### flow/design.v
module HA (S, Cout, A, B);
    output S;
    output Cout;
    input A;
    input B;
    xor (S, A, B);
    and (Cout, A, B);
endmodule
module FA (S, Cout, A, B, Cin);
    output S;
    output Cout;
    input A;
    input B;
    input Cin;
    wire ha1_S, ha1_Cout;
    wire ha2_Cout;
    HA ha1 (ha1_S, ha1_Cout, A, B);
    HA ha2 (S, ha2_Cout, ha1_S, Cin);
    or (Cout, ha2_Cout, ha1_Cout);
endmodule
module BoothRadix4 (
    output [15:0] Sign,
    output [16:0] PP7,
    output [16:0] PP6,
    output [16:0] PP5,
    output [16:0] PP4,
    output [16:0] PP3,
    output [16:0] PP2,
    output [16:0] PP1,
    output [16:0] PP0,
    input [15:0] InputA,              
    input [15:0] InputB               
);
    wire [16:0] tmp;
    wire [16:0] A;
    wire [16:0] _A;
    wire [16:0] A2;
    wire [16:0] _A2;
    assign A = (InputA[15] == 1'b1) ? {1'b1, InputA} : {1'b0, InputA};
    assign tmp = {InputB, 1'b0};
    assign A2 = A + A;
    assign _A = (~A + 1'b1);
    assign _A2 = (~A2 + 1'b1);
    assign PP0 = (tmp[2:0] == 3'b001) ? A :
            (tmp[2:0] == 3'b010) ? A :
            (tmp[2:0] == 3'b011) ? A2 :
            (tmp[2:0] == 3'b100) ? _A2 :
            (tmp[2:0] == 3'b101) ? _A :
            (tmp[2:0] == 3'b110) ? _A : 17'b0;
    buf (Sign[0], 1'b0);
    buf (Sign[1], PP0[16]);
    assign PP1 = (tmp[4:2] == 3'b001) ? A :
            (tmp[4:2] == 3'b010) ? A :
            (tmp[4:2] == 3'b011) ? A2 :
            (tmp[4:2] == 3'b100) ? _A2 :
            (tmp[4:2] == 3'b101) ? _A :
            (tmp[4:2] == 3'b110) ? _A : 17'b0;
    buf (Sign[2], 1'b0);
    buf (Sign[3], PP1[16]);
    assign PP2 = (tmp[6:4] == 3'b001) ? A :
            (tmp[6:4] == 3'b010) ? A :
            (tmp[6:4] == 3'b011) ? A2 :
            (tmp[6:4] == 3'b100) ? _A2 :
            (tmp[6:4] == 3'b101) ? _A :
            (tmp[6:4] == 3'b110) ? _A : 17'b0;
    buf (Sign[4], 1'b0);
    buf (Sign[5], PP2[16]);
    assign PP3 = (tmp[8:6] == 3'b001) ? A :
            (tmp[8:6] == 3'b010) ? A :
            (tmp[8:6] == 3'b011) ? A2 :
            (tmp[8:6] == 3'b100) ? _A2 :
            (tmp[8:6] == 3'b101) ? _A :
            (tmp[8:6] == 3'b110) ? _A : 17'b0;
    buf (Sign[6], 1'b0);
    buf (Sign[7], PP3[16]);
    assign PP4 = (tmp[10:8] == 3'b001) ? A :
            (tmp[10:8] == 3'b010) ? A :
            (tmp[10:8] == 3'b011) ? A2 :
            (tmp[10:8] == 3'b100) ? _A2 :
            (tmp[10:8] == 3'b101) ? _A :
            (tmp[10:8] == 3'b110) ? _A : 17'b0;
    buf (Sign[8], 1'b0);
    buf (Sign[9], PP4[16]);
    assign PP5 = (tmp[12:10] == 3'b001) ? A :
            (tmp[12:10] == 3'b010) ? A :
            (tmp[12:10] == 3'b011) ? A2 :
            (tmp[12:10] == 3'b100) ? _A2 :
            (tmp[12:10] == 3'b101) ? _A :
            (tmp[12:10] == 3'b110) ? _A : 17'b0;
    buf (Sign[10], 1'b0);
    buf (Sign[11], PP5[16]);
    assign PP6 = (tmp[14:12] == 3'b001) ? A :
            (tmp[14:12] == 3'b010) ? A :
            (tmp[14:12] == 3'b011) ? A2 :
            (tmp[14:12] == 3'b100) ? _A2 :
            (tmp[14:12] == 3'b101) ? _A :
            (tmp[14:12] == 3'b110) ? _A : 17'b0;
    buf (Sign[12], 1'b0);
    buf (Sign[13], PP6[16]);
    assign PP7 = (tmp[16:14] == 3'b001) ? A :
            (tmp[16:14] == 3'b010) ? A :
            (tmp[16:14] == 3'b011) ? A2 :
            (tmp[16:14] == 3'b100) ? _A2 :
            (tmp[16:14] == 3'b101) ? _A :
            (tmp[16:14] == 3'b110) ? _A : 17'b0;
    buf (Sign[14], 1'b0);
    buf (Sign[15], PP7[16]);
endmodule
module WallaceTree16X16Radix4 (
    output [31:0] OPA,
    output [31:0] OPB,
    input [16:0] PP7,
    input [16:0] PP6,
    input [16:0] PP5,
    input [16:0] PP4,
    input [16:0] PP3,
    input [16:0] PP2,
    input [16:0] PP1,
    input [16:0] PP0
);
    wire [16:0] A0S;
    wire [16:0] A0C;
    wire [16:0] A1S;
    wire [16:0] A1C;
    wire [17:0] B0S;
    wire [17:0] B0C;
    wire [16:0] B1S;
    wire [16:0] B1C;
    wire [22:0] C0S;
    wire [22:0] C0C;
    wire [24:0] D0S;
    wire [24:0] D0C;
    HA ha_A_0_0 (A0S[0], A0C[0], PP0[2], PP1[0]);
    HA ha_A_0_1 (A0S[1], A0C[1], PP0[3], PP1[1]);
    FA fa_A_0_2 (A0S[2], A0C[2], PP0[4], PP1[2], PP2[0]);
    FA fa_A_0_3 (A0S[3], A0C[3], PP0[5], PP1[3], PP2[1]);
    FA fa_A_0_4 (A0S[4], A0C[4], PP0[6], PP1[4], PP2[2]);
    FA fa_A_0_5 (A0S[5], A0C[5], PP0[7], PP1[5], PP2[3]);
    FA fa_A_0_6 (A0S[6], A0C[6], PP0[8], PP1[6], PP2[4]);
    FA fa_A_0_7 (A0S[7], A0C[7], PP0[9], PP1[7], PP2[5]);
    FA fa_A_0_8 (A0S[8], A0C[8], PP0[10], PP1[8], PP2[6]);
    FA fa_A_0_9 (A0S[9], A0C[9], PP0[11], PP1[9], PP2[7]);
    FA fa_A_0_10 (A0S[10], A0C[10], PP0[12], PP1[10], PP2[8]);
    FA fa_A_0_11 (A0S[11], A0C[11], PP0[13], PP1[11], PP2[9]);
    FA fa_A_0_12 (A0S[12], A0C[12], PP0[14], PP1[12], PP2[10]);
    FA fa_A_0_13 (A0S[13], A0C[13], PP0[15], PP1[13], PP2[11]);
    FA fa_A_0_14 (A0S[14], A0C[14], PP0[16], PP1[14], PP2[12]);
    HA ha_A_0_15 (A0S[15], A0C[15], PP1[15], PP2[13]);
    HA ha_A_0_16 (A0S[16], A0C[16], PP1[16], PP2[14]);
    HA ha_A_1_0 (A1S[0], A1C[0], PP3[2], PP4[0]);
    HA ha_A_1_1 (A1S[1], A1C[1], PP3[3], PP4[1]);
    FA fa_A_1_2 (A1S[2], A1C[2], PP3[4], PP4[2], PP5[0]);
    FA fa_A_1_3 (A1S[3], A1C[3], PP3[5], PP4[3], PP5[1]);
    FA fa_A_1_4 (A1S[4], A1C[4], PP3[6], PP4[4], PP5[2]);
    FA fa_A_1_5 (A1S[5], A1C[5], PP3[7], PP4[5], PP5[3]);
    FA fa_A_1_6 (A1S[6], A1C[6], PP3[8], PP4[6], PP5[4]);
    FA fa_A_1_7 (A1S[7], A1C[7], PP3[9], PP4[7], PP5[5]);
    FA fa_A_1_8 (A1S[8], A1C[8], PP3[10], PP4[8], PP5[6]);
    FA fa_A_1_9 (A1S[9], A1C[9], PP3[11], PP4[9], PP5[7]);
    FA fa_A_1_10 (A1S[10], A1C[10], PP3[12], PP4[10], PP5[8]);
    FA fa_A_1_11 (A1S[11], A1C[11], PP3[13], PP4[11], PP5[9]);
    FA fa_A_1_12 (A1S[12], A1C[12], PP3[14], PP4[12], PP5[10]);
    FA fa_A_1_13 (A1S[13], A1C[13], PP3[15], PP4[13], PP5[11]);
    FA fa_A_1_14 (A1S[14], A1C[14], PP3[16], PP4[14], PP5[12]);
    HA ha_A_1_15 (A1S[15], A1C[15], PP4[15], PP5[13]);
    HA ha_A_1_16 (A1S[16], A1C[16], PP4[16], PP5[14]);
    HA ha_B_0_0 (B0S[0], B0C[0], A0S[1], A0C[0]);
    HA ha_B_0_1 (B0S[1], B0C[1], A0S[2], A0C[1]);
    HA ha_B_0_2 (B0S[2], B0C[2], A0S[3], A0C[2]);
    FA fa_B_0_3 (B0S[3], B0C[3], A0S[4], A0C[3], PP3[0]);
    FA fa_B_0_4 (B0S[4], B0C[4], A0S[5], A0C[4], PP3[1]);
    FA fa_B_0_5 (B0S[5], B0C[5], A0S[6], A0C[5], A1S[0]);
    FA fa_B_0_6 (B0S[6], B0C[6], A0S[7], A0C[6], A1S[1]);
    FA fa_B_0_7 (B0S[7], B0C[7], A0S[8], A0C[7], A1S[2]);
    FA fa_B_0_8 (B0S[8], B0C[8], A0S[9], A0C[8], A1S[3]);
    FA fa_B_0_9 (B0S[9], B0C[9], A0S[10], A0C[9], A1S[4]);
    FA fa_B_0_10 (B0S[10], B0C[10], A0S[11], A0C[10], A1S[5]);
    FA fa_B_0_11 (B0S[11], B0C[11], A0S[12], A0C[11], A1S[6]);
    FA fa_B_0_12 (B0S[12], B0C[12], A0S[13], A0C[12], A1S[7]);
    FA fa_B_0_13 (B0S[13], B0C[13], A0S[14], A0C[13], A1S[8]);
    FA fa_B_0_14 (B0S[14], B0C[14], A0S[15], A0C[14], A1S[9]);
    FA fa_B_0_15 (B0S[15], B0C[15], A0S[16], A0C[15], A1S[10]);
    FA fa_B_0_16 (B0S[16], B0C[16], PP2[15], A0C[16], A1S[11]);
    HA ha_B_0_17 (B0S[17], B0C[17], PP2[16], A1S[12]);
    HA ha_B_1_0 (B1S[0], B1C[0], A1C[3], PP6[0]);
    HA ha_B_1_1 (B1S[1], B1C[1], A1C[4], PP6[1]);
    FA fa_B_1_2 (B1S[2], B1C[2], A1C[5], PP6[2], PP7[0]);
    FA fa_B_1_3 (B1S[3], B1C[3], A1C[6], PP6[3], PP7[1]);
    FA fa_B_1_4 (B1S[4], B1C[4], A1C[7], PP6[4], PP7[2]);
    FA fa_B_1_5 (B1S[5], B1C[5], A1C[8], PP6[5], PP7[3]);
    FA fa_B_1_6 (B1S[6], B1C[6], A1C[9], PP6[6], PP7[4]);
    FA fa_B_1_7 (B1S[7], B1C[7], A1C[10], PP6[7], PP7[5]);
    FA fa_B_1_8 (B1S[8], B1C[8], A1C[11], PP6[8], PP7[6]);
    FA fa_B_1_9 (B1S[9], B1C[9], A1C[12], PP6[9], PP7[7]);
    FA fa_B_1_10 (B1S[10], B1C[10], A1C[13], PP6[10], PP7[8]);
    FA fa_B_1_11 (B1S[11], B1C[11], A1C[14], PP6[11], PP7[9]);
    FA fa_B_1_12 (B1S[12], B1C[12], A1C[15], PP6[12], PP7[10]);
    FA fa_B_1_13 (B1S[13], B1C[13], A1C[16], PP6[13], PP7[11]);
    HA ha_B_1_14 (B1S[14], B1C[14], PP6[14], PP7[12]);
    HA ha_B_1_15 (B1S[15], B1C[15], PP6[15], PP7[13]);
    HA ha_B_1_16 (B1S[16], B1C[16], PP6[16], PP7[14]);
    HA ha_C_0_0 (C0S[0], C0C[0], B0S[1], B0C[0]);
    HA ha_C_0_1 (C0S[1], C0C[1], B0S[2], B0C[1]);
    HA ha_C_0_2 (C0S[2], C0C[2], B0S[3], B0C[2]);
    HA ha_C_0_3 (C0S[3], C0C[3], B0S[4], B0C[3]);
    HA ha_C_0_4 (C0S[4], C0C[4], B0S[5], B0C[4]);
    FA fa_C_0_5 (C0S[5], C0C[5], B0S[6], B0C[5], A1C[0]);
    FA fa_C_0_6 (C0S[6], C0C[6], B0S[7], B0C[6], A1C[1]);
    FA fa_C_0_7 (C0S[7], C0C[7], B0S[8], B0C[7], A1C[2]);
    FA fa_C_0_8 (C0S[8], C0C[8], B0S[9], B0C[8], B1S[0]);
    FA fa_C_0_9 (C0S[9], C0C[9], B0S[10], B0C[9], B1S[1]);
    FA fa_C_0_10 (C0S[10], C0C[10], B0S[11], B0C[10], B1S[2]);
    FA fa_C_0_11 (C0S[11], C0C[11], B0S[12], B0C[11], B1S[3]);
    FA fa_C_0_12 (C0S[12], C0C[12], B0S[13], B0C[12], B1S[4]);
    FA fa_C_0_13 (C0S[13], C0C[13], B0S[14], B0C[13], B1S[5]);
    FA fa_C_0_14 (C0S[14], C0C[14], B0S[15], B0C[14], B1S[6]);
    FA fa_C_0_15 (C0S[15], C0C[15], B0S[16], B0C[15], B1S[7]);
    FA fa_C_0_16 (C0S[16], C0C[16], B0S[17], B0C[16], B1S[8]);
    FA fa_C_0_17 (C0S[17], C0C[17], A1S[13], B0C[17], B1S[9]);
    HA ha_C_0_18 (C0S[18], C0C[18], A1S[14], B1S[10]);
    HA ha_C_0_19 (C0S[19], C0C[19], A1S[15], B1S[11]);
    HA ha_C_0_20 (C0S[20], C0C[20], A1S[16], B1S[12]);
    HA ha_C_0_21 (C0S[21], C0C[21], PP5[15], B1S[13]);
    HA ha_C_0_22 (C0S[22], C0C[22], PP5[16], B1S[14]);
    HA ha_D_0_0 (D0S[0], D0C[0], C0S[1], C0C[0]);
    HA ha_D_0_1 (D0S[1], D0C[1], C0S[2], C0C[1]);
    HA ha_D_0_2 (D0S[2], D0C[2], C0S[3], C0C[2]);
    HA ha_D_0_3 (D0S[3], D0C[3], C0S[4], C0C[3]);
    HA ha_D_0_4 (D0S[4], D0C[4], C0S[5], C0C[4]);
    HA ha_D_0_5 (D0S[5], D0C[5], C0S[6], C0C[5]);
    HA ha_D_0_6 (D0S[6], D0C[6], C0S[7], C0C[6]);
    HA ha_D_0_7 (D0S[7], D0C[7], C0S[8], C0C[7]);
    FA fa_D_0_8 (D0S[8], D0C[8], C0S[9], C0C[8], B1C[0]);
    FA fa_D_0_9 (D0S[9], D0C[9], C0S[10], C0C[9], B1C[1]);
    FA fa_D_0_10 (D0S[10], D0C[10], C0S[11], C0C[10], B1C[2]);
    FA fa_D_0_11 (D0S[11], D0C[11], C0S[12], C0C[11], B1C[3]);
    FA fa_D_0_12 (D0S[12], D0C[12], C0S[13], C0C[12], B1C[4]);
    FA fa_D_0_13 (D0S[13], D0C[13], C0S[14], C0C[13], B1C[5]);
    FA fa_D_0_14 (D0S[14], D0C[14], C0S[15], C0C[14], B1C[6]);
    FA fa_D_0_15 (D0S[15], D0C[15], C0S[16], C0C[15], B1C[7]);
    FA fa_D_0_16 (D0S[16], D0C[16], C0S[17], C0C[16], B1C[8]);
    FA fa_D_0_17 (D0S[17], D0C[17], C0S[18], C0C[17], B1C[9]);
    FA fa_D_0_18 (D0S[18], D0C[18], C0S[19], C0C[18], B1C[10]);
    FA fa_D_0_19 (D0S[19], D0C[19], C0S[20], C0C[19], B1C[11]);
    FA fa_D_0_20 (D0S[20], D0C[20], C0S[21], C0C[20], B1C[12]);
    FA fa_D_0_21 (D0S[21], D0C[21], C0S[22], C0C[21], B1C[13]);
    FA fa_D_0_22 (D0S[22], D0C[22], B1S[15], C0C[22], B1C[14]);
    HA ha_D_0_23 (D0S[23], D0C[23], B1S[16], B1C[15]);
    HA ha_D_0_24 (D0S[24], D0C[24], PP7[15], B1C[16]);
    assign OPA = {1'b0, PP7[16], D0S[24:0], C0S[0], B0S[0], A0S[0], PP0[1], PP0[0]};
    assign OPB = {1'b0, D0C[24:0], 6'b000000};
endmodule
module CarrySelectAdder3 (
    output [2:0] Sum,
    output Cout,
    input [2:0] A,
    input [2:0] B,
    input Cin
);
    wire [2:0] g, p, c0, c1, c;
    assign g = A & B;
    assign p = A | B;
    assign c0[0] = g[0];
    assign c0[1] = (p[1] & c0[0]) | g[1];
    assign c0[2] = (p[2] & c0[1]) | g[2];
    assign c1[0] = g[0] | p[0];
    assign c1[1] = (p[1] & c1[0]) | g[1];
    assign c1[2] = (p[2] & c1[1]) | g[2];
    assign c = (Cin ? c1 : c0);
    assign Sum = A ^ B ^ {c[1:0], Cin};
    assign Cout = c[2];
endmodule
module CarrySelectAdder4 (
    output [3:0] Sum,
    output Cout,
    input [3:0] A,
    input [3:0] B,
    input Cin
);
    wire [3:0] g, p, c0, c1, c;
    assign g = A & B;
    assign p = A | B;
    assign c0[0] = g[0];
    assign c0[1] = (p[1] & c0[0]) | g[1];
    assign c0[2] = (p[2] & c0[1]) | g[2];
    assign c0[3] = (p[3] & c0[2]) | g[3];
    assign c1[0] = g[0] | p[0];
    assign c1[1] = (p[1] & c1[0]) | g[1];
    assign c1[2] = (p[2] & c1[1]) | g[2];
    assign c1[3] = (p[3] & c1[2]) | g[3];
    assign c = (Cin ? c1 : c0);
    assign Sum = A ^ B ^ {c[2:0], Cin};
    assign Cout = c[3];
endmodule
module CarrySelectAdder5 (
    output [4:0] Sum,
    output Cout,
    input [4:0] A,
    input [4:0] B,
    input Cin
);
    wire [4:0] g, p, c0, c1, c;
    assign g = A & B;
    assign p = A | B;
    assign c0[0] = g[0];
    assign c0[1] = (p[1] & c0[0]) | g[1];
    assign c0[2] = (p[2] & c0[1]) | g[2];
    assign c0[3] = (p[3] & c0[2]) | g[3];
    assign c0[4] = (p[4] & c0[3]) | g[4];
    assign c1[0] = g[0] | p[0];
    assign c1[1] = (p[1] & c1[0]) | g[1];
    assign c1[2] = (p[2] & c1[1]) | g[2];
    assign c1[3] = (p[3] & c1[2]) | g[3];
    assign c1[4] = (p[4] & c1[3]) | g[4];
    assign c = (Cin ? c1 : c0);
    assign Sum = A ^ B ^ {c[3:0], Cin};
    assign Cout = c[4];
endmodule
module CarrySelectAdder6 (
    output [5:0] Sum,
    output Cout,
    input [5:0] A,
    input [5:0] B,
    input Cin
);
    wire [5:0] g, p, c0, c1, c;
    assign g = A & B;
    assign p = A | B;
    assign c0[0] = g[0];
    assign c0[1] = (p[1] & c0[0]) | g[1];
    assign c0[2] = (p[2] & c0[1]) | g[2];
    assign c0[3] = (p[3] & c0[2]) | g[3];
    assign c0[4] = (p[4] & c0[3]) | g[4];
    assign c0[5] = (p[5] & c0[4]) | g[5];
    assign c1[0] = g[0] | p[0];
    assign c1[1] = (p[1] & c1[0]) | g[1];
    assign c1[2] = (p[2] & c1[1]) | g[2];
    assign c1[3] = (p[3] & c1[2]) | g[3];
    assign c1[4] = (p[4] & c1[3]) | g[4];
    assign c1[5] = (p[5] & c1[4]) | g[5];
    assign c = (Cin ? c1 : c0);
    assign Sum = A ^ B ^ {c[4:0], Cin};
    assign Cout = c[5];
endmodule
module CarrySelectAdder7 (
    output [6:0] Sum,
    output Cout,
    input [6:0] A,
    input [6:0] B,
    input Cin
);
    wire [6:0] g, p, c0, c1, c;
    assign g = A & B;
    assign p = A | B;
    assign c0[0] = g[0];
    assign c0[1] = (p[1] & c0[0]) | g[1];
    assign c0[2] = (p[2] & c0[1]) | g[2];
    assign c0[3] = (p[3] & c0[2]) | g[3];
    assign c0[4] = (p[4] & c0[3]) | g[4];
    assign c0[5] = (p[5] & c0[4]) | g[5];
    assign c0[6] = (p[6] & c0[5]) | g[6];
    assign c1[0] = g[0] | p[0];
    assign c1[1] = (p[1] & c1[0]) | g[1];
    assign c1[2] = (p[2] & c1[1]) | g[2];
    assign c1[3] = (p[3] & c1[2]) | g[3];
    assign c1[4] = (p[4] & c1[3]) | g[4];
    assign c1[5] = (p[5] & c1[4]) | g[5];
    assign c1[6] = (p[6] & c1[5]) | g[6];
    assign c = (Cin ? c1 : c0);
    assign Sum = A ^ B ^ {c[5:0], Cin};
    assign Cout = c[6];
endmodule
module SquareRootCarrySelectAdder32 (
    output [31:0] Sum,
    output Cout,
    input [31:0] A,
    input [31:0] B,
    input Cin
);
    wire CoutA, CoutB, CoutC, CoutD, CoutE;
    CarrySelectAdder3 csa3 (Sum[2:0], CoutA, A[2:0], B[2:0], Cin);
    CarrySelectAdder4 csa4 (Sum[6:3], CoutB, A[6:3], B[6:3], CoutA);
    CarrySelectAdder5 csa5 (Sum[11:7], CoutC, A[11:7], B[11:7], CoutB);
    CarrySelectAdder6 csa6 (Sum[17:12], CoutD, A[17:12], B[17:12], CoutC);
    CarrySelectAdder7 csa7_0 (Sum[24:18], CoutE, A[24:18], B[24:18], CoutD);
    CarrySelectAdder7 csa7_1 (Sum[31:25], Cout, A[31:25], B[31:25], CoutE);
endmodule
module Mul (
    output [31:0] R,
    input [15:0] X,
    input [15:0] Y
);
    wire [16:0] PP0;
    wire [16:0] PP1;
    wire [16:0] PP2;
    wire [16:0] PP3;
    wire [16:0] PP4;
    wire [16:0] PP5;
    wire [16:0] PP6;
    wire [16:0] PP7;
    wire [31:0] OPA;
    wire [31:0] OPB;
    wire [15:0] Sign;
    wire [31:0] SignCompensate;
    wire [31:0] TmpResult;
    BoothRadix4 br4 (Sign, PP7, PP6, PP5, PP4, PP3, PP2, PP1, PP0, X, Y);
    WallaceTree16X16Radix4 wt16x16r4 (OPA, OPB, PP7, PP6, PP5, PP4, PP3, PP2, PP1, PP0);
    SquareRootCarrySelectAdder32 srcsa32_0 (.Sum(SignCompensate), .Cout(), .A({~Sign, 16'b0}), .B({15'b0, 1'b1, 16'b0}), .Cin(1'b0));
    SquareRootCarrySelectAdder32 srcsa32_1 (.Sum(TmpResult), .Cout(), .A(OPA), .B(OPB), .Cin(1'b0));
    wire [31:0] BoothResult;
    SquareRootCarrySelectAdder32 srcsa32_2 (.Sum(BoothResult), .Cout(), .A(TmpResult), .B(SignCompensate), .Cin(1'b0));
    wire [31:0] NegY15;
    assign NegY15 = (~{{16{Y[15]}}, Y} + 32'd1) << 15;
    assign R = (X == 16'h8000) ? NegY15 : BoothResult;
endmodule
module Outputer (
    output reg Ready,
    output reg Valid,
    output reg [31:0] R,
    input [31:0] tmpR,
    input Clk,
    input Rst
);
    reg [3:0] Counter;
    always @ (posedge Clk or negedge Rst) begin
        if (Rst == 1'b0) begin
            Counter <= 4'd8;
        end
        else if (Counter > 4'd0) begin
            Counter <= Counter - 1'b1;
        end
        else begin
            Counter <= 4'd8;
        end
    end
    always @ (posedge Clk) begin
        if (Counter == 4'd8) begin
            R <= 32'd0;
            Valid <= 1'b0;
            Ready <= 1'b1;
        end
        else if (Counter == 4'd0) begin
            R <= tmpR;
            Valid <= 1'b1;
            Ready <= 1'b0;
        end
        else begin
            R <= 32'd0;
            Valid <= 1'b0;
            Ready <= 1'b0;
        end
    end
endmodule
module multiplier (
    output Ready,
    output Valid,
    output [31:0] R,
    input [15:0] X,
    input [15:0] Y,
    input Clk,
    input Rst
);
    wire [31:0] tmpR;
    Mul mul_1 (tmpR, X, Y);
    Outputer o_0 (Ready, Valid, R, tmpR, Clk, Rst);
endmodule
module MulCheck (p, a, b);
    input signed [15:0] a, b;
    output signed [31:0] p;
    assign p = a * b;
endmodule
### flow/run.sh
#!/bin/bash
# the make line also repeats each setting of config.mk as NAME=value (left out here)
make -C /OpenROAD-flow-scripts/flow DESIGN_CONFIG=/design/flow/config.mk WORK_HOME=/design/flow/orfs CLKGATE_MAP_FILE= finish
### flow/config.mk
export PLATFORM = sky130hd
export DESIGN_NAME = multiplier
export DESIGN_NICKNAME = multiplier
export VERILOG_FILES = /design/flow/design.v
export SDC_FILE = /design/flow/constraint.sdc
export NUM_CORES = 4
export LEC_CHECK = 0
export ABC_AREA = 1
export CAP_MARGIN = 5
export CORE_MARGIN = 2
export CORE_UTILIZATION = 40
export CTS_CLUSTER_DIAMETER = 382
export CTS_CLUSTER_SIZE = 100
export PLACE_DENSITY = 0.76
export SETUP_SLACK_MARGIN = -1.28
export SLEW_MARGIN = 20
export TNS_END_PERCENT = 10
### flow/constraint.sdc
create_clock -name core_clock -period 13.0 [get_ports {Clk}]
set_input_delay 2.6000 -clock core_clock [delete_from_list [all_inputs] [get_ports {Clk}]]
set_output_delay 2.6000 -clock core_clock [all_outputs]
set_load 0.01 [all_outputs]
==> results of run 1 <==
layout make-up:
type,count,area [um2]
inverter,271,1020
fill,2343,12100
multi-input combinational,964,7340
tap,319,399
clock buffer,6,150
timing repair buffer,179,1510
sequential,38,782
clock inverter,2,38.8
antenna,1,2.50
routing by layer:
layer  vias to the layer above  routed length (um)  track usage [%]
met4                         2                3220             23.5
li1                       4695                   -                -
met5                         -                  13            0.207
met1                      4953               15100             40.1
met2                       744               17400             49.6
met3                       234                4360             7.69
per-stage QoR:
step	instance area (um2)	setup WS (ns)
final	11200	-0.0350
after detailed placement	11100	-0.116
after floorplan	9450	0.772
after global placement	11100	0.0863
after CTS	11200	0.158
after global routing	11200	-0.883
==> results.sh, run 1 <==
# physical design summary
export IMPL_check_failures="setup timing"
export IMPL_synth_cells=1344
export IMPL_ys_ff=38
export IMPL_finalClockSkew_ns=0.00897
export IMPL_setup_worst_path_class="primary input to flip-flop"
export IMPL_floorplan_die_width_um=158
export IMPL_drcViolationCount=0
export IMPL_worst_slew_pin_transition_ns=0.909
export IMPL_avgRoutedWirePerCell_um=22.5
export IMPL_synth_area_top_cells="sky130_fd_sc_hd__fa_1 18%, sky130_fd_sc_hd__ha_1 14%, sky130_fd_sc_hd__inv_1 10%"
export IMPL_critical_path_max_stage_delay_ns=0.65
export IMPL_cts_inserted_buffers=5
export IMPL_synth_avg_cell_area_um2=7.03
export IMPL_async_flop_share_pct=10.5
export IMPL_areaGrowthSynthToFinish_pct=18.9
export IMPL_r2r_cells=7
export IMPL_synth_stat_cells=1344
export IMPL_chip_area_mm2=0.0249
export IMPL_top_area_share_pct=18.2
export IMPL_grt_antenna_before_repair=1
export IMPL_cp_buffers_inverters=10
export IMPL_max_cap_violations=0
export IMPL_timing_critical_path_max_delay_family="adder cells"
export IMPL_cp_arrival_ns=13.23
export IMPL_p_leak_nw=5.36
export IMPL_final_core_utilization_pct=48.2
export IMPL_ctsResizeCount=0
export IMPL_finalWorstSetupSlack_ns=-0.0350
export IMPL_synth_area_mux_share_pct=0
export IMPL_power_switching_mw=1.77
export IMPL_crit_start="X[3]"
export IMPL_placementRows=56
export IMPL_largest_net_degree_at_the_start_of_global_routing=27
export IMPL_internal_power_summed_over_all_cells_mw=1.37
export IMPL_synth_simple_area_share_pct=16.6
export IMPL_synthAdderAreaFrac_pct=32.2
export IMPL_viasPerCell=5.97
export IMPL_power_switching_share_pct=56.4
export IMPL_compound_area_share_pct=25.6
export IMPL_crit_path_start_kind="primary input"
export IMPL_fin_nets=1685
export IMPL_worstSkewPairLatency_ns=0.29
export IMPL_tritoncts="done"
export IMPL_power_combinational_fraction_pct=91.3
export IMPL_worst_endpoint_required_ns=13.20
export IMPL_cts_setup_buffers=0
export IMPL_clock_root_buffer_master="sky130_fd_sc_hd__clkbuf_16"
export IMPL_routed_wirelength_mm=40.1
export IMPL_grt_util_all_layers_pct=32.5
export IMPL_critical_path_top_cell_by_count="sky130_fd_sc_hd__nor2_1"
export IMPL_cts_buffer_depth=2
export IMPL_period_needed_ns=13.04
export IMPL_drt_first_iter_violations=1375
export IMPL_hold_path_class="flip-flop to flip-flop"
export IMPL_enable_flop_cells=0
export IMPL_port_buffers=67
export IMPL_total_power_mw=3.14
export IMPL_synth_logic_top_family="adder cells"
export IMPL_synth_area_leader_cell="sky130_fd_sc_hd__fa_1"
export IMPL_slew_limit_headroom_pct=39.3
export IMPL_p_seq_share_pct=3.7
export IMPL_placed_cells=1771
export IMPL_cell_area_after_synthesis_mm2=0.00945
export IMPL_finalClockPeriodUsage_pct=100
export IMPL_max_power_group="combinational logic"
export IMPL_clock_power_share_pct=5.0
export IMPL_xor_area_share_pct=3.14
export IMPL_critical_path_cell_count=64
export IMPL_gp_routability_congestion=1.07
export IMPL_final_max_slew_violation_count=0
export IMPL_report_final_hold_viol_count=0
export IMPL_crit_fanout=8
export IMPL_end_kind="flip-flop"
export IMPL_hold_path_cell_count=1
export IMPL_worst_hold_slack_ns=0.458
export IMPL_io_pins=68
export IMPL_ys_flop_type="sky130_fd_sc_hd__dfxtp_1"
export IMPL_common_cells="254 x sky130_fd_sc_hd__inv_1, 166 x sky130_fd_sc_hd__nand2_1, 135 x sky130_fd_sc_hd__o21ai_0"
export IMPL_number_of_global_route_vias_before_repair=10399
export IMPL_reg2reg_slack_ns=10.58
export IMPL_min_from="o_0.Counter[0]"
export IMPL_power_density_mw_per_mm2=279
export IMPL_path_clk_slew_ns=0.07
export IMPL_seq_area_frac_synth_pct=8.27
export IMPL_pg_clk_mw=0.157
export IMPL_comb_power_mw=2.86
export IMPL_status="complete, but fails checks"
export IMPL_detailedRoute_firstPassIterationCount=6
export IMPL_synth_cell_types=55
export IMPL_whs_endpoint="o_0.Counter[0]"
export IMPL_initCoreUtil_pct=40.5
export IMPL_ctsHoldBuffers=0
export IMPL_cp_capture_point="o_0.R[31]"
export IMPL_yosys_cell_count_top_type="sky130_fd_sc_hd__inv_1"
export IMPL_floorplan_nets=1570
export IMPL_pwr_group_sequential_mw=0.117
export IMPL_cts_htree_levels=2
export IMPL_crit_slowest_cell="sky130_fd_sc_hd__clkdlybuf4s50_1"
export IMPL_timing_fmax_ghz=0.0767
export IMPL_totalNegativeSetupSlack_ns=-0.0350
export IMPL_route_vias_total=10628
export IMPL_critical_path_reg2reg_endpoint="o_0.R[14]"
export IMPL_layout_cells_non_filler=1780
export IMPL_hpwlAfterDp_mm=31.5
export IMPL_log_warning_count=58
export IMPL_grt_pass1_wl_mm=60.5
export IMPL_cts_sinks=38
export IMPL_core_region_area_mm2=0.0233
export IMPL_yosys_warnings=1
export IMPL_reg2reg_start="o_0.Counter[1]"
export IMPL_setup_violations=1
export IMPL_irDropWorstVdd_mv=0.354
export IMPL_die_height_um=158
export IMPL_yosysChipArea_mm2=0.00945
export IMPL_drtAntennaViolNets=0
export IMPL_globalRouteOverflowTotal=0
==> run 2, diff against run 1 <==
- ABC_AREA: 1 -> not set
- CAP_MARGIN: 5 -> 20
- CTS_CLUSTER_DIAMETER: 382 -> not set
- CTS_CLUSTER_SIZE: 100 -> not set
- PLACE_DENSITY: 0.76 -> not set
- SETUP_SLACK_MARGIN: -1.28 -> 1.51
- TNS_END_PERCENT: 10 -> not set
- clock period: 13.0 -> 12.7 ns (I/O delays scaled with it)
==> run 2 against run 1 <==
  * Now clean on timing, DRC and antenna
  * Synthesized cell count is 17% higher
  * Total power is 29% higher
  * Via count is 22% higher
  * Worst hold slack better by 0.047 ns
==> results.sh, run 2 <==
# physical design summary
export IMPL_synth_cells=1576
export IMPL_ys_ff=38
export IMPL_critical_path_top_cell_by_count="sky130_fd_sc_hd__a21oi_2"
export IMPL_yosys_warnings=1
export IMPL_synth_cell_types=78
export IMPL_cp_capture_point="o_0.R[31]"
export IMPL_worst_endpoint_required_ns=12.91
export IMPL_internal_power_summed_over_all_cells_mw=2.07
export IMPL_path_clk_slew_ns=0.07
export IMPL_timing_critical_path_max_delay_family="adder cells"
export IMPL_worst_slew_pin_transition_ns=1.12
export IMPL_max_cap_violations=0
export IMPL_end_kind="flip-flop"
export IMPL_setup_worst_path_class="primary input to flip-flop"
export IMPL_finalClockPeriodUsage_pct=97.1
export IMPL_clock_root_buffer_master="sky130_fd_sc_hd__clkbuf_16"
export IMPL_grt_antenna_before_repair=1
export IMPL_min_from="o_0.Counter[0]"
export IMPL_pg_clk_mw=0.155
export IMPL_p_leak_nw=6.42
export IMPL_pwr_group_sequential_mw=0.119
export IMPL_tritoncts="done"
export IMPL_clock_power_share_pct=3.8
export IMPL_totalNegativeSetupSlack_ns=0
export IMPL_chip_area_mm2=0.0297
export IMPL_io_pins=68
export IMPL_route_vias_total=12981
export IMPL_cts_htree_levels=2
export IMPL_cp_arrival_ns=12.53
export IMPL_drtAntennaViolNets=0
export IMPL_status="finished clean"
export IMPL_critical_path_cell_count=50
export IMPL_drt_first_iter_violations=1549
export IMPL_floorplan_nets=1802
export IMPL_cts_sinks=38
export IMPL_hold_path_class="flip-flop to flip-flop"
export IMPL_synth_area_mux_share_pct=1.78
export IMPL_detailedPlace_worstSlack_ns=-0.737
export IMPL_critical_path_max_stage_delay_ns=0.54
export IMPL_total_power_mw=4.05
export IMPL_crit_path_start_kind="primary input"
export IMPL_reg2reg_slack_ns=9.96
export IMPL_crit_start="X[2]"
export IMPL_power_density_mw_per_mm2=279
export IMPL_async_flop_share_pct=10.5
export IMPL_floorplan_die_width_um=172
export IMPL_comb_power_mw=3.77
export IMPL_drcViolationCount=0
export IMPL_yosys_cell_count_top_type="sky130_fd_sc_hd__inv_1"
export IMPL_synth_avg_cell_area_um2=7.19
export IMPL_timing_fmax_ghz=0.0811
export IMPL_hold_path_cell_count=1
export IMPL_fin_nets=1987
export IMPL_synth_area_top_cells="sky130_fd_sc_hd__fa_1 15%, sky130_fd_sc_hd__ha_1 12%, sky130_fd_sc_hd__a21oi_1 6.5%"
export IMPL_cts_buffer_depth=2
export IMPL_report_final_hold_viol_count=0
export IMPL_synth_stat_cells=1576
export IMPL_power_combinational_fraction_pct=93.2
export IMPL_reg2reg_start="o_0.Counter[1]"
export IMPL_die_height_um=172
export IMPL_hpwlAfterDp_mm=39.4
export IMPL_whs_endpoint="o_0.Counter[0]"
export IMPL_globalRouteOverflowTotal=0
export IMPL_grt_util_all_layers_pct=34.3
export IMPL_synth_area_leader_cell="sky130_fd_sc_hd__fa_1"
export IMPL_largest_net_degree_at_the_start_of_global_routing=41
export IMPL_xor_area_share_pct=6.65
export IMPL_ys_flop_type="sky130_fd_sc_hd__dfxtp_1"
export IMPL_crit_fanout=4
export IMPL_crit_slowest_cell="sky130_fd_sc_hd__or4_4"
export IMPL_placementRows=61
export IMPL_ctsHoldBuffers=0
export IMPL_core_region_area_mm2=0.0279
export IMPL_max_power_group="combinational logic"
export IMPL_cts_inserted_buffers=5
export IMPL_log_warning_count=61
export IMPL_slew_limit_headroom_pct=24.7
export IMPL_cell_area_after_synthesis_mm2=0.0113
export IMPL_layout_cells_non_filler=2141
export IMPL_synth_logic_top_family="AND-OR/OR-AND gates"
export IMPL_initCoreUtil_pct=40.7
export IMPL_seq_area_frac_synth_pct=6.90
export IMPL_irDropWorstVdd_mv=0.349
export IMPL_yosysChipArea_mm2=0.0113
export IMPL_finalClockSkew_ns=0.00755
export IMPL_routed_wirelength_mm=50.5
export IMPL_grt_pass1_wl_mm=76.0
export IMPL_setup_violations=0
export IMPL_r2r_cells=5
export IMPL_gp_routability_congestion=1.02
export IMPL_power_switching_share_pct=48.8
export IMPL_number_of_global_route_vias_before_repair=12580
export IMPL_synthAdderAreaFrac_pct=27.1
export IMPL_viasPerCell=6.06
export IMPL_critical_path_reg2reg_endpoint="o_0.R[1]"
export IMPL_areaGrowthSynthToFinish_pct=28.0
export IMPL_enable_flop_cells=0
export IMPL_final_max_slew_violation_count=0
export IMPL_top_area_share_pct=15.2
export IMPL_finalWorstSetupSlack_ns=0.374
export IMPL_power_switching_mw=1.98
export IMPL_synth_simple_area_share_pct=16.2
export IMPL_port_buffers=67
export IMPL_common_cells="173 x sky130_fd_sc_hd__inv_1, 157 x sky130_fd_sc_hd__nor2_1, 147 x sky130_fd_sc_hd__a21oi_1"
export IMPL_avgRoutedWirePerCell_um=23.6
export IMPL_worstSkewPairLatency_ns=0.30
export IMPL_placed_cells=2108
export IMPL_compound_area_share_pct=30.2
export IMPL_rsz0062_at_grt="yes"
export IMPL_detailedRoute_firstPassIterationCount=6
export IMPL_p_seq_share_pct=2.9
export IMPL_period_needed_ns=12.33
export IMPL_cp_buffers_inverters=6
run 2: per-stage QoR:
step | hold slack [ns] | utilization [%] | area [um2]
floorplan | 0.466 | - | 11500
global placement | 0.490 | 49.5 | 13800
detailed placement | 0.495 | 49.5 | 13800
CTS | 0.506 | 51.5 | 14300
global route | 0.531 | 52.0 | 14500
finish | 0.505 | 52.1 | 14500
run 2: final cells by class:
class                           count  area (um2)
Antenna cell                        1        2.50
Tap cell                          378         473
Clock buffer                        5         125
Multi-Input combinational cell   1213        9730
Inverter                          175         667
Clock inverter                      3        45.0
Fill cell                        2724       13400
Timing Repair Buffer              328        2680
Sequential cell                    38         782
run 2: timing repair:
action	4_1_cts	5_1_grt
pin swaps	65	20
setup endpoints to repair	8	6
setup buffers	19	5
endpoints found under the hold margin	0	0
resized	81	25
run 2: metal layers:
metal	up-vias	routed length, um	share of wire (%)	global-route usage [%]
li1	5865	-	-	-
met1	6127	20100	40	43.9
met2	800	22700	45	55.6
met3	189	5050	10	6.82
met4	0	2660	5.3	15.8
met5	-	0	0	0
==> run 3, diff against run 2 <==
- ABC_AREA: not set -> 1
- CORE_UTILIZATION: 40 -> 68
- CTS_CLUSTER_SIZE: not set -> 88
- HOLD_SLACK_MARGIN: not set -> -0.08
- SETUP_SLACK_MARGIN: 1.51 -> not set
- TNS_END_PERCENT: not set -> 75
- clock period: 12.7 -> 11.0 ns (I/O delays scaled with it)
==> run 3 against run 2 <==
  * The flow now stops in global routing
  * Synthesized cell count down 15%
  * Die size down 50%
  * Synthesized area down 17%
==> results.sh, run 3 <==
# implementation run metrics
export IMPL_floorplan_die_width_um=122
export IMPL_synth_area_top_cells="sky130_fd_sc_hd__fa_1 18%, sky130_fd_sc_hd__ha_1 14%, sky130_fd_sc_hd__inv_1 10%"
export IMPL_compound_area_share_pct=25.6
export IMPL_seq_area_frac_synth_pct=8.27
export IMPL_globalRouteOverflowTotal=153
export IMPL_cts_inserted_buffers=5
export IMPL_common_cells="254 x sky130_fd_sc_hd__inv_1, 166 x sky130_fd_sc_hd__nand2_1, 135 x sky130_fd_sc_hd__o21ai_0"
export IMPL_initCoreUtil_pct=68.9
export IMPL_placed_cells=1762
export IMPL_synth_stat_cells=1344
export IMPL_clock_root_buffer_master="sky130_fd_sc_hd__clkbuf_16"
export IMPL_haltStage="global routing"
export IMPL_grt_util_all_layers_pct=82.2
export IMPL_top_area_share_pct=18.2
export IMPL_synth_area_mux_share_pct=0
export IMPL_cts_buffer_depth=2
export IMPL_xor_area_share_pct=3.14
export IMPL_cts_htree_levels=2
export IMPL_yosys_cell_count_top_type="sky130_fd_sc_hd__inv_1"
export IMPL_cell_area_after_synthesis_mm2=0.00945
export IMPL_synth_cells=1344
export IMPL_ctsHoldBuffers=0
export IMPL_synth_area_leader_cell="sky130_fd_sc_hd__fa_1"
export IMPL_synth_avg_cell_area_um2=7.03
export IMPL_hpwlAfterDp_mm=29.9
export IMPL_yosysChipArea_mm2=0.00945
export IMPL_floorplan_nets=1570
export IMPL_synth_simple_area_share_pct=16.6
export IMPL_detailedPlace_worstSlack_ns=-1.38
export IMPL_synth_logic_top_family="adder cells"
export IMPL_port_buffers=67
export IMPL_die_height_um=122
export IMPL_io_pins=68
export IMPL_ys_flop_type="sky130_fd_sc_hd__dfxtp_1"
export IMPL_stop_error="[ERROR GRT-0116] Global routing finished with congestion. Check the congestion regions in the DRC Viewer."
export IMPL_synth_cell_types=55
export IMPL_ys_ff=38
export IMPL_async_flop_share_pct=10.5
export IMPL_cts_sinks=38
export IMPL_gp_routability_congestion=1.16
export IMPL_status="aborted with a tool error"
export IMPL_enable_flop_cells=0
export IMPL_core_region_area_mm2=0.0137
export IMPL_chip_area_mm2=0.0149
export IMPL_placementRows=43
export IMPL_yosys_warnings=1
export IMPL_synthAdderAreaFrac_pct=32.2
-- run 3: through the flow --
stage | setup TNS, ns | area, um2
2_1_floorplan | -0.00745 | 9710
3_3_place_gp | -1.79 | 12000
3_5_place_dp | -4.57 | 12000
4_1_cts | -0.234 | 13100
-- run 3: metal layers --
layer | GRT usage [%] | overflow
met5 | 37.8 | 0
met4 | 89.1 | 69
met3 | 68.4 | 5
met2 | 97.1 | 79
met1 | 79.1 | 0
-- run 3: what timing repair did --
action	in CTS
pin swaps	97
cloned	0
setup buffers	50
resized	180
setup endpoints to repair	7
==> run 4, diff against run 3 <==
- ABC_AREA: 1 -> not set
- CORE_UTILIZATION: 68 -> 40
- CTS_CLUSTER_DIAMETER: not set -> 126
- CTS_CLUSTER_SIZE: 88 -> not set
- GPL_TIMING_DRIVEN: not set -> 1
- HOLD_SLACK_MARGIN: -0.08 -> not set
- PLACE_DENSITY_LB_ADDON: not set -> 0.01
- SLEW_MARGIN: 20 -> 35
- TNS_END_PERCENT: 75 -> not set
- clock period: 11.0 -> 13.0 ns (I/O delays scaled with it)
==> run 4 against run 3 <==
  * Now clean on timing, DRC and antenna
  * Synthesized area rose by 20%
  * Die size grew 100%
  * Synthesized cell count increased by 17%
==> results.sh, run 4 <==
# physical design summary
export IMPL_max_cap_violations=0
export IMPL_async_flop_share_pct=10.5
export IMPL_internal_power_summed_over_all_cells_mw=1.82
export IMPL_core_region_area_mm2=0.0279
export IMPL_log_warning_count=59
export IMPL_clock_root_buffer_master="sky130_fd_sc_hd__clkbuf_16"
export IMPL_synth_area_leader_cell="sky130_fd_sc_hd__fa_1"
export IMPL_floorplan_die_width_um=172
export IMPL_floorplan_nets=1802
export IMPL_cts_buffer_depth=2
export IMPL_final_max_slew_violation_count=0
export IMPL_cp_capture_point="o_0.R[31]"
export IMPL_grt_antenna_before_repair=1
export IMPL_common_cells="173 x sky130_fd_sc_hd__inv_1, 157 x sky130_fd_sc_hd__nor2_1, 147 x sky130_fd_sc_hd__a21oi_1"
export IMPL_synth_cells=1576
export IMPL_layout_area_seq_um2=782
export IMPL_synth_logic_top_family="AND-OR/OR-AND gates"
export IMPL_hold_path_cell_count=1
export IMPL_crit_start="X[3]"
export IMPL_io_pins=68
export IMPL_critical_path_cell_count=56
export IMPL_clock_power_share_pct=4.7
export IMPL_p_seq_share_pct=3.2
export IMPL_yosys_warnings=1
export IMPL_largest_net_degree_at_the_start_of_global_routing=54
export IMPL_finalClockPeriodUsage_pct=98.4
export IMPL_gp_routability_congestion=0.984
export IMPL_placementRows=61
export IMPL_yosys_cell_count_top_type="sky130_fd_sc_hd__inv_1"
export IMPL_drt_first_iter_violations=1525
export IMPL_power_switching_mw=1.79
export IMPL_die_height_um=172
export IMPL_setup_violations=0
export IMPL_slew_limit_headroom_pct=49.6
export IMPL_pg_clk_mw=0.171
export IMPL_path_clk_slew_ns=0.07
export IMPL_worst_endpoint_required_ns=13.22
export IMPL_hpwlAfterDp_mm=41.0
export IMPL_route_vias_total=12852
export IMPL_layout_cells_non_filler=2120
export IMPL_ys_flop_type="sky130_fd_sc_hd__dfxtp_1"
export IMPL_cts_inserted_buffers=5
export IMPL_power_density_mw_per_mm2=257
export IMPL_grt_util_all_layers_pct=35.4
export IMPL_hold_path_class="flip-flop to flip-flop"
export IMPL_port_buffers=67
export IMPL_critical_path_max_stage_delay_ns=0.61
export IMPL_r2r_cells=5
export IMPL_ctsHoldBuffers=0
export IMPL_fillCellCount=2848
export IMPL_whs_endpoint="o_0.Counter[0]"
export IMPL_top_area_share_pct=15.2
export IMPL_synth_cell_types=78
export IMPL_drtAntennaViolNets=0
export IMPL_report_final_hold_viol_count=0
export IMPL_crit_fanout=4
export IMPL_synth_stat_cells=1576
export IMPL_area_combinational_mm2=0.00948
export IMPL_setup_worst_path_class="primary input to flip-flop"
export IMPL_yosysChipArea_mm2=0.0113
export IMPL_enable_flop_cells=0
export IMPL_timing_fmax_ghz=0.0782
export IMPL_critical_path_reg2reg_endpoint="o_0.R[1]"
export IMPL_reg2reg_start="o_0.Counter[1]"
export IMPL_globalRouteOverflowTotal=0
export IMPL_chip_area_mm2=0.0297
export IMPL_number_of_global_route_vias_before_repair=12294
export IMPL_max_power_group="combinational logic"
export IMPL_worstSkewPairLatency_ns=0.30
export IMPL_cts_htree_levels=2
export IMPL_finalWorstSetupSlack_ns=0.210
export IMPL_cell_area_after_synthesis_mm2=0.0113
export IMPL_critical_path_top_cell_by_count="sky130_fd_sc_hd__nor2_1"
export IMPL_placed_cells=2108
export IMPL_detailedRoute_firstPassIterationCount=6
export IMPL_cp_arrival_ns=13.01
export IMPL_synth_area_top_cells="sky130_fd_sc_hd__fa_1 15%, sky130_fd_sc_hd__ha_1 12%, sky130_fd_sc_hd__a21oi_1 6.5%"
export IMPL_irDropWorstVdd_mv=0.278
export IMPL_compound_area_share_pct=30.2
export IMPL_areaGrowthSynthToFinish_pct=24.2
export IMPL_crit_path_start_kind="primary input"
export IMPL_comb_power_mw=3.33
export IMPL_synth_area_mux_share_pct=1.78
export IMPL_worst_slew_pin_transition_ns=0.750
export IMPL_synth_simple_area_share_pct=16.2
export IMPL_cp_buffers_inverters=8
export IMPL_timing_critical_path_max_delay_family="adder cells"
export IMPL_crit_slowest_cell="sky130_fd_sc_hd__or4_4"
export IMPL_seq_area_frac_synth_pct=6.90
export IMPL_drcViolationCount=0
export IMPL_end_kind="flip-flop"
export IMPL_routed_wirelength_mm=52.3
export IMPL_initCoreUtil_pct=40.7
export IMPL_min_from="o_0.Counter[0]"
export IMPL_pwr_group_sequential_mw=0.117
export IMPL_power_switching_share_pct=49.6
export IMPL_synth_avg_cell_area_um2=7.19
export IMPL_finalClockSkew_ns=0.00231
export IMPL_avgRoutedWirePerCell_um=24.7
export IMPL_synthAdderAreaFrac_pct=27.1
export IMPL_p_leak_nw=6.31
export IMPL_reg2reg_slack_ns=10.35
export IMPL_fin_nets=1966
export IMPL_period_needed_ns=12.79
export IMPL_rsz0062_at_grt="yes"
export IMPL_status="finished clean"
export IMPL_xor_area_share_pct=6.65
export IMPL_grt_pass1_wl_mm=77.2
export IMPL_tritoncts="done"
export IMPL_viasPerCell=6.06
export IMPL_cts_sinks=38
export IMPL_power_combinational_fraction_pct=92.1
export IMPL_ys_ff=38
export IMPL_detailedPlace_worstSlack_ns=-0.980
[run 4: final cells by class]
cell class                 count  share of cell area, %
clock inverter                 3                  0.489
inverter                     175                   4.67
timing repair buffer         307                   17.6
antenna                        1                 0.0178
tap                          378                   3.36
clock buffer                   5                  0.889
sequential                    38                   5.56
multi-input combinational   1213                   67.4
[run 4: per-layer routing]
| metal | track usage (%) | routed length (um) |
|---|---|---|
| met1 | 46.6 | 21300 |
| met3 | 3.62 | 4390 |
| met5 | 0 | 0 |
| met4 | 17.5 | 3110 |
| met2 | 57.8 | 23500 |
[run 4: metrics by stage]
step / power [mW] / instance area [um2] / hold WS [ns] / setup TNS, ns / utilization [%]
floorplan: 2.06 / 11400 / 0.466 / 0 / -
global placement: 3.11 / 13700 / 0.489 / -0.703 / 49.2
detailed placement: 3.14 / 13700 / 0.496 / -1.01 / 49.2
CTS: 3.49 / 14000 / 0.505 / 0 / 50.2
global route: 4.01 / 14100 / 0.536 / -0.381 / 50.5
finish: 3.62 / 14100 / 0.497 / 0 / 50.5
[run 4: what timing repair did]
item	CTS	global route
resized	19	18
setup buffers	2	1
setup endpoints to repair	1	1
gates cloned	0	0
pin swaps	10	11
==> run 5, diff against run 4 <==
- CORE_UTILIZATION: 40 -> 63
- CTS_CLUSTER_DIAMETER: 126 -> not set
- GPL_TIMING_DRIVEN: 1 -> not set
- PLACE_DENSITY_LB_ADDON: 0.01 -> not set
- SLEW_MARGIN: 35 -> 20
- TNS_END_PERCENT: not set -> 5
- clock period: 13.0 -> 11.9 ns (I/O delays scaled with it)
==> run 5 against run 4 <==
  * Now fails the layout checks on setup timing
  * Global-route usage is 15 points higher
  * First-iteration DRC count rose by 75%
  * Utilization rose by 31 points
  * Via count up 9.9%
  * Worst setup slack worse by 0.75 ns
  * Sequential power increased by 9%
  * Wire length fell by 3.6%
  * Critical path depth fell by 2
  * Worst hold slack improved by 0.038 ns
  * Total power grew 26%
  * Clock power grew 6%
  * Critical path type unchanged
  * Critical endpoint unchanged
  * Largest power group unchanged
==> results.sh, run 5 <==
# physical design summary
export IMPL_layout_cells_non_filler=2034
export IMPL_ys_flop_type="sky130_fd_sc_hd__dfxtp_1"
export IMPL_synth_area_mux_share_pct=1.78
export IMPL_area_combinational_mm2=0.00962
export IMPL_finalWorstSetupSlack_ns=-0.545
export IMPL_critical_path_cell_count=54
export IMPL_log_warning_count=63
export IMPL_grt_util_all_layers_pct=50.9
export IMPL_cts_sinks=38
export IMPL_cts_inserted_buffers=5
export IMPL_irDropWorstVdd_mv=0.476
export IMPL_route_vias_total=14125
export IMPL_setup_violations=1
export IMPL_finalClockPeriodUsage_pct=105
export IMPL_routed_wirelength_mm=50.4
export IMPL_number_of_global_route_vias_before_repair=13789
export IMPL_top_area_share_pct=15.2
export IMPL_synth_area_top_cells="sky130_fd_sc_hd__fa_1 15%, sky130_fd_sc_hd__ha_1 12%, sky130_fd_sc_hd__a21oi_1 6.5%"
export IMPL_max_power_group="combinational logic"
export IMPL_cell_area_after_synthesis_mm2=0.0113
export IMPL_cp_buffers_inverters=7
export IMPL_drt_first_iter_violations=2662
export IMPL_pg_clk_mw=0.182
export IMPL_detailed_place_area_mm2=0.0139
export IMPL_largest_net_degree_at_the_start_of_global_routing=42
export IMPL_synth_logic_top_family="AND-OR/OR-AND gates"
export IMPL_floorplan_die_width_um=138
export IMPL_pwr_group_sequential_mw=0.127
export IMPL_rsz0062_at_grt="yes"
export IMPL_min_from="o_0.Counter[0]"
export IMPL_gp_routability_congestion=1.12
export IMPL_io_pins=68
export IMPL_drtAntennaViolNets=0
export IMPL_max_cap_violations=0
export IMPL_yosysChipArea_mm2=0.0113
export IMPL_antennaDiodeCount=0
export IMPL_initCoreUtil_pct=63.7
export IMPL_slew_limit_headroom_pct=30.1
export IMPL_areaGrowthSynthToFinish_pct=27.7
export IMPL_cts_htree_levels=2
export IMPL_worst_endpoint_required_ns=12.07
export IMPL_power_switching_mw=2.29
export IMPL_cts_buffer_depth=2
export IMPL_synth_cell_types=78
export IMPL_synth_simple_area_share_pct=16.2
export IMPL_critical_path_reg2reg_endpoint="o_0.R[1]"
export IMPL_placementRows=49
export IMPL_p_seq_share_pct=2.8
export IMPL_synth_cells=1576
export IMPL_whs_endpoint="o_0.Counter[0]"
export IMPL_power_density_mw_per_mm2=315
export IMPL_p_leak_nw=6.61
export IMPL_crit_fanout=3
export IMPL_worstSkewPairLatency_ns=0.30
export IMPL_internal_power_summed_over_all_cells_mw=2.26
export IMPL_check_failures="setup timing"
export IMPL_die_height_um=138
export IMPL_hold_path_class="flip-flop to flip-flop"
export IMPL_crit_slowest_cell="sky130_fd_sc_hd__fa_1"
export IMPL_power_switching_share_pct=50.4
export IMPL_synthAdderAreaFrac_pct=27.1
export IMPL_reg2reg_start="o_0.Counter[0]"
export IMPL_ys_ff=38
export IMPL_timing_critical_path_max_delay_family="adder cells"
export IMPL_xor_area_share_pct=6.65
export IMPL_crit_path_start_kind="primary input"
export IMPL_placed_cells=2009
export IMPL_report_final_hold_viol_count=0
export IMPL_ctsHoldBuffers=0
export IMPL_compound_area_share_pct=30.2
export IMPL_reg2reg_slack_ns=9.31
export IMPL_worst_slew_pin_transition_ns=1.04
export IMPL_yosys_cell_count_top_type="sky130_fd_sc_hd__inv_1"
export IMPL_end_kind="flip-flop"
export IMPL_critical_path_top_cell_by_count="sky130_fd_sc_hd__a21oi_2"
export IMPL_yosys_warnings=1
export IMPL_grt_antenna_before_repair=2
export IMPL_totalNegativeSetupSlack_ns=-0.545
export IMPL_final_max_slew_violation_count=0
export IMPL_hpwlAfterDp_mm=38.0
export IMPL_chip_area_mm2=0.0191
export IMPL_tritoncts="done"
export IMPL_synth_avg_cell_area_um2=7.19
export IMPL_detailedRoute_firstPassIterationCount=9
export IMPL_layout_area_seq_um2=782
export IMPL_drcViolationCount=0
export IMPL_setup_worst_path_class="primary input to flip-flop"
export IMPL_async_flop_share_pct=10.5
export IMPL_layout_cell_area_non_filler_mm2=0.0145
export IMPL_avgRoutedWirePerCell_um=24.8
export IMPL_comb_power_mw=4.25
export IMPL_enable_flop_cells=0
export IMPL_viasPerCell=6.94
export IMPL_r2r_cells=5
export IMPL_fin_nets=2030
export IMPL_hold_path_cell_count=1
export IMPL_grt_pass1_wl_mm=76.3
export IMPL_path_clk_slew_ns=0.06
export IMPL_cp_capture_point="o_0.R[31]"
export IMPL_synth_stat_cells=1576
export IMPL_cp_arrival_ns=12.61
export IMPL_clock_power_share_pct=4.0
export IMPL_globalRouteOverflowTotal=0
export IMPL_power_combinational_fraction_pct=93.2
export IMPL_status="complete, but fails checks"
export IMPL_timing_fmax_ghz=0.0804
export IMPL_floorplan_nets=1802
export IMPL_synth_area_leader_cell="sky130_fd_sc_hd__fa_1"
export IMPL_critical_path_max_stage_delay_ns=0.55
export IMPL_common_cells="173 x sky130_fd_sc_hd__inv_1, 157 x sky130_fd_sc_hd__nor2_1, 147 x sky130_fd_sc_hd__a21oi_1"
export IMPL_finalClockSkew_ns=0.00394
export IMPL_core_region_area_mm2=0.0178
export IMPL_clock_root_buffer_master="sky130_fd_sc_hd__clkbuf_16"
export IMPL_seq_area_frac_synth_pct=6.90
export IMPL_period_needed_ns=12.44
export IMPL_fillCellCount=1209
export IMPL_port_buffers=67
export IMPL_crit_start="X[1]"
run 5: metrics by stage:
stage,utilization [%],power (mW),hold slack [ns],worst slack (ns)
2_1_floorplan,-,2.34,0.466,-0.623
3_3_place_gp,78.3,3.35,0.485,-1.01
3_5_place_dp,78.3,3.58,0.526,-1.48
4_1_cts,80.9,4.20,0.535,-0.247
5_1_grt,81.4,4.87,0.559,-1.04
6_report,81.4,4.56,0.536,-0.545
run 5: area by class of cell:
type / count / share of cell area [%]
Clock buffer: 5 / 0.865
Clock inverter: 3 / 0.476
Inverter: 175 / 4.61
Multi-Input combinational cell: 1213 / 66.5
Sequential cell: 38 / 5.40
Tap cell: 229 / 1.98
Timing Repair Buffer: 371 / 20.2
run 5: what timing repair did:
item                                    CTS  global route
endpoints found under the setup margin    3             3
gates resized                            58            13
setup buffers                            16             1
pin swaps                                50            11
run 5: routing by layer:
| metal | up-vias | track usage, % | wire length, um |
|---|---|---|---|
| met3 | 481 | 15.7 | 7520 |
| met5 | - | 0 | 13 |
| met2 | 1374 | 78.9 | 21000 |
| met1 | 6324 | 60.2 | 16700 |
| li1 | 5944 | - | - |
| met4 | 2 | 35.7 | 5260 |
==> run 6, diff against run 5 <==
- ABC_AREA: not set -> 1
- CELL_PAD_IN_SITES_DETAIL_PLACEMENT: not set -> 0
- CORE_UTILIZATION: 63 -> 72
- CTS_CLUSTER_DIAMETER: not set -> 297
- CTS_CLUSTER_SIZE: not set -> 94
- GPL_ROUTABILITY_DRIVEN: not set -> 1
- HOLD_SLACK_MARGIN: not set -> 0.24
- MAX_ROUTING_LAYER: not set -> met4
- PLACE_DENSITY: not set -> 0.65
- SETUP_SLACK_MARGIN: not set -> -0.96
- SLEW_MARGIN: 20 -> 30
- TNS_END_PERCENT: 5 -> 95
- clock period: 11.9 -> 13.7 ns (I/O delays scaled with it)
==> run 6 against run 5 <==
  * Still fails the layout checks on setup timing
  * Highest routed layer is now met4
  * Sequential share of layout area up 1.8 points
  * Global-route usage up 5.1 points
  * Total power decreased by 31%
  * Worst hold slack got worse by 0.054 ns
  * Clock skew is 0.0031 ns higher
  * Non-clock buffer count down 230
  * Via count shrank 19%
  * Synthesized cell count is 15% lower
  * Utilization rose by 3.5 points
==> results.sh, run 6 <==
# physical design summary
export IMPL_pwr_group_sequential_mw=0.111
export IMPL_critical_path_reg2reg_endpoint="o_0.R[19]"
export IMPL_critical_path_cell_count=65
export IMPL_synth_cell_types=55
export IMPL_hpwlAfterDp_mm=29.0
export IMPL_status="complete, but fails checks"
export IMPL_setup_violations=1
export IMPL_check_failures="setup timing"
export IMPL_critical_path_max_stage_delay_ns=0.57
export IMPL_port_buffers=67
export IMPL_power_switching_share_pct=58.8
export IMPL_whs_endpoint="o_0.Counter[0]"
export IMPL_fin_nets=1647
export IMPL_cts_setup_buffers=0
export IMPL_cp_capture_point="o_0.R[31]"
export IMPL_seq_area_frac_synth_pct=8.27
export IMPL_antennaDiodeCount=0
export IMPL_ys_flop_type="sky130_fd_sc_hd__dfxtp_1"
export IMPL_power_combinational_fraction_pct=91.6
export IMPL_layout_cell_area_non_filler_mm2=0.0108
export IMPL_comb_power_mw=2.88
export IMPL_drcViolationCount=0
export IMPL_clock_power_share_pct=4.8
export IMPL_synth_area_leader_cell="sky130_fd_sc_hd__fa_1"
export IMPL_log_warning_count=60
export IMPL_compound_area_share_pct=25.6
export IMPL_gp_routability_congestion=1.21
export IMPL_chip_area_mm2=0.0141
export IMPL_top_area_share_pct=18.2
export IMPL_cts_htree_levels=2
export IMPL_internal_power_summed_over_all_cells_mw=1.29
export IMPL_end_kind="flip-flop"
export IMPL_enable_flop_cells=0
export IMPL_synth_area_mux_share_pct=0
export IMPL_ctsResizeCount=0
export IMPL_cp_buffers_inverters=14
export IMPL_cell_area_after_synthesis_mm2=0.00945
export IMPL_max_cap_violations=0
export IMPL_finalClockPeriodUsage_pct=102
export IMPL_worstSkewPairLatency_ns=0.29
export IMPL_areaGrowthSynthToFinish_pct=14.2
export IMPL_detailedRoute_firstPassIterationCount=12
export IMPL_synth_area_top_cells="sky130_fd_sc_hd__fa_1 18%, sky130_fd_sc_hd__ha_1 14%, sky130_fd_sc_hd__inv_1 10%"
export IMPL_drtAntennaViolNets=0
export IMPL_xor_area_share_pct=3.14
export IMPL_detailed_place_area_mm2=0.0106
export IMPL_irDropWorstVdd_mv=0.445
export IMPL_crit_start="X[0]"
export IMPL_worst_slew_pin_transition_ns=0.924
export IMPL_p_seq_share_pct=3.5
export IMPL_min_from="o_0.Counter[0]"
export IMPL_tritoncts="done"
export IMPL_io_pins=68
export IMPL_timing_fmax_ghz=0.0712
export IMPL_reg2reg_start="o_0.Counter[0]"
export IMPL_clock_root_buffer_master="sky130_fd_sc_hd__clkbuf_16"
export IMPL_drt_first_iter_violations=2608
export IMPL_ctsHoldBuffers=0
export IMPL_fillCellCount=735
export IMPL_cp_arrival_ns=14.24
export IMPL_grt_util_all_layers_pct=56.0
export IMPL_critical_path_top_cell_by_count="sky130_fd_sc_hd__nor2_1"
export IMPL_hold_path_cell_count=1
export IMPL_route_vias_total=11441
export IMPL_slew_limit_headroom_pct=38.3
export IMPL_async_flop_share_pct=10.5
export IMPL_timing_critical_path_max_delay_family="adder cells"
export IMPL_core_region_area_mm2=0.0127
export IMPL_placementRows=41
export IMPL_finalWorstSetupSlack_ns=-0.341
export IMPL_cts_inserted_buffers=5
export IMPL_floorplan_nets=1570
export IMPL_hold_path_class="flip-flop to flip-flop"
export IMPL_largest_net_degree_at_the_start_of_global_routing=27
export IMPL_r2r_cells=9
export IMPL_initCoreUtil_pct=74.3
export IMPL_crit_slowest_cell="sky130_fd_sc_hd__clkdlybuf4s50_1"
export IMPL_common_cells="254 x sky130_fd_sc_hd__inv_1, 166 x sky130_fd_sc_hd__nand2_1, 135 x sky130_fd_sc_hd__o21ai_0"
export IMPL_cts_buffer_depth=2
export IMPL_detailedPlace_worstSlack_ns=-0.118
export IMPL_yosys_warnings=1
export IMPL_cts_sinks=38
export IMPL_report_final_hold_viol_count=0
export IMPL_globalRouteOverflowTotal=0
export IMPL_setup_worst_path_class="primary input to flip-flop"
export IMPL_synth_simple_area_share_pct=16.6
export IMPL_yosysChipArea_mm2=0.00945
export IMPL_synth_stat_cells=1344
export IMPL_pg_clk_mw=0.152
export IMPL_synth_logic_top_family="adder cells"
export IMPL_max_power_group="combinational logic"
export IMPL_synthAdderAreaFrac_pct=32.2
export IMPL_p_leak_nw=5.18
export IMPL_grt_pass1_wl_mm=60.2
export IMPL_synth_cells=1344
export IMPL_power_density_mw_per_mm2=291
export IMPL_viasPerCell=7.18
export IMPL_number_of_global_route_vias_before_repair=11454
export IMPL_period_needed_ns=14.04
export IMPL_power_switching_mw=1.85
export IMPL_reg2reg_slack_ns=10.78
export IMPL_grt_antenna_before_repair=0
export IMPL_ys_ff=38
export IMPL_floorplan_die_width_um=119
export IMPL_yosys_cell_count_top_type="sky130_fd_sc_hd__inv_1"
export IMPL_crit_fanout=11
export IMPL_synth_avg_cell_area_um2=7.03
export IMPL_final_max_slew_violation_count=0
export IMPL_crit_path_start_kind="primary input"
export IMPL_finalClockSkew_ns=0.00703
export IMPL_path_clk_slew_ns=0.06
export IMPL_routed_wirelength_mm=38.9
export IMPL_avgRoutedWirePerCell_um=24.4
export IMPL_worst_endpoint_required_ns=13.90
export IMPL_die_height_um=119
run 6: final cells by class:
cell class | count | area [um2] | share of cell area [%]
repair buffers | 141 | 1240 | 11.5
clock inverters | 3 | 68.8 | 0.637
well taps | 172 | 215 | 1.99
multi-input cells | 964 | 7340 | 68.0
inverters | 271 | 1020 | 9.47
clock buffers | 5 | 125 | 1.16
flip-flops and latches | 38 | 782 | 7.24
run 6: metrics by stage:
stage / instances / utilization (%) / hold WS, ns / setup TNS (ns) / total power [mW]
floorplan: 1344 / - / 0.427 / 0 / 1.92
global placement: 1586 / 83.3 / 0.441 / 0 / 2.54
detailed placement: 1586 / 83.3 / 0.471 / -0.118 / 2.78
CTS: 1594 / 84.8 / 0.479 / -0.0507 / 2.97
global route: 1594 / 84.9 / 0.508 / -1.54 / 3.36
finish: 1594 / 84.9 / 0.482 / -0.341 / 3.14
run 6: metal layers:
metal  global-route usage [%]  up-vias  wire, um
met1                     63.0     4988     12100
met2                     81.1     1355     15800
li1                         -     4613         -
met5                        -        -         0
met4                     41.7        0      4030
met3                     20.4      485      6930
Power figures rest on the tool's default switching activity, not on a simulated workload.
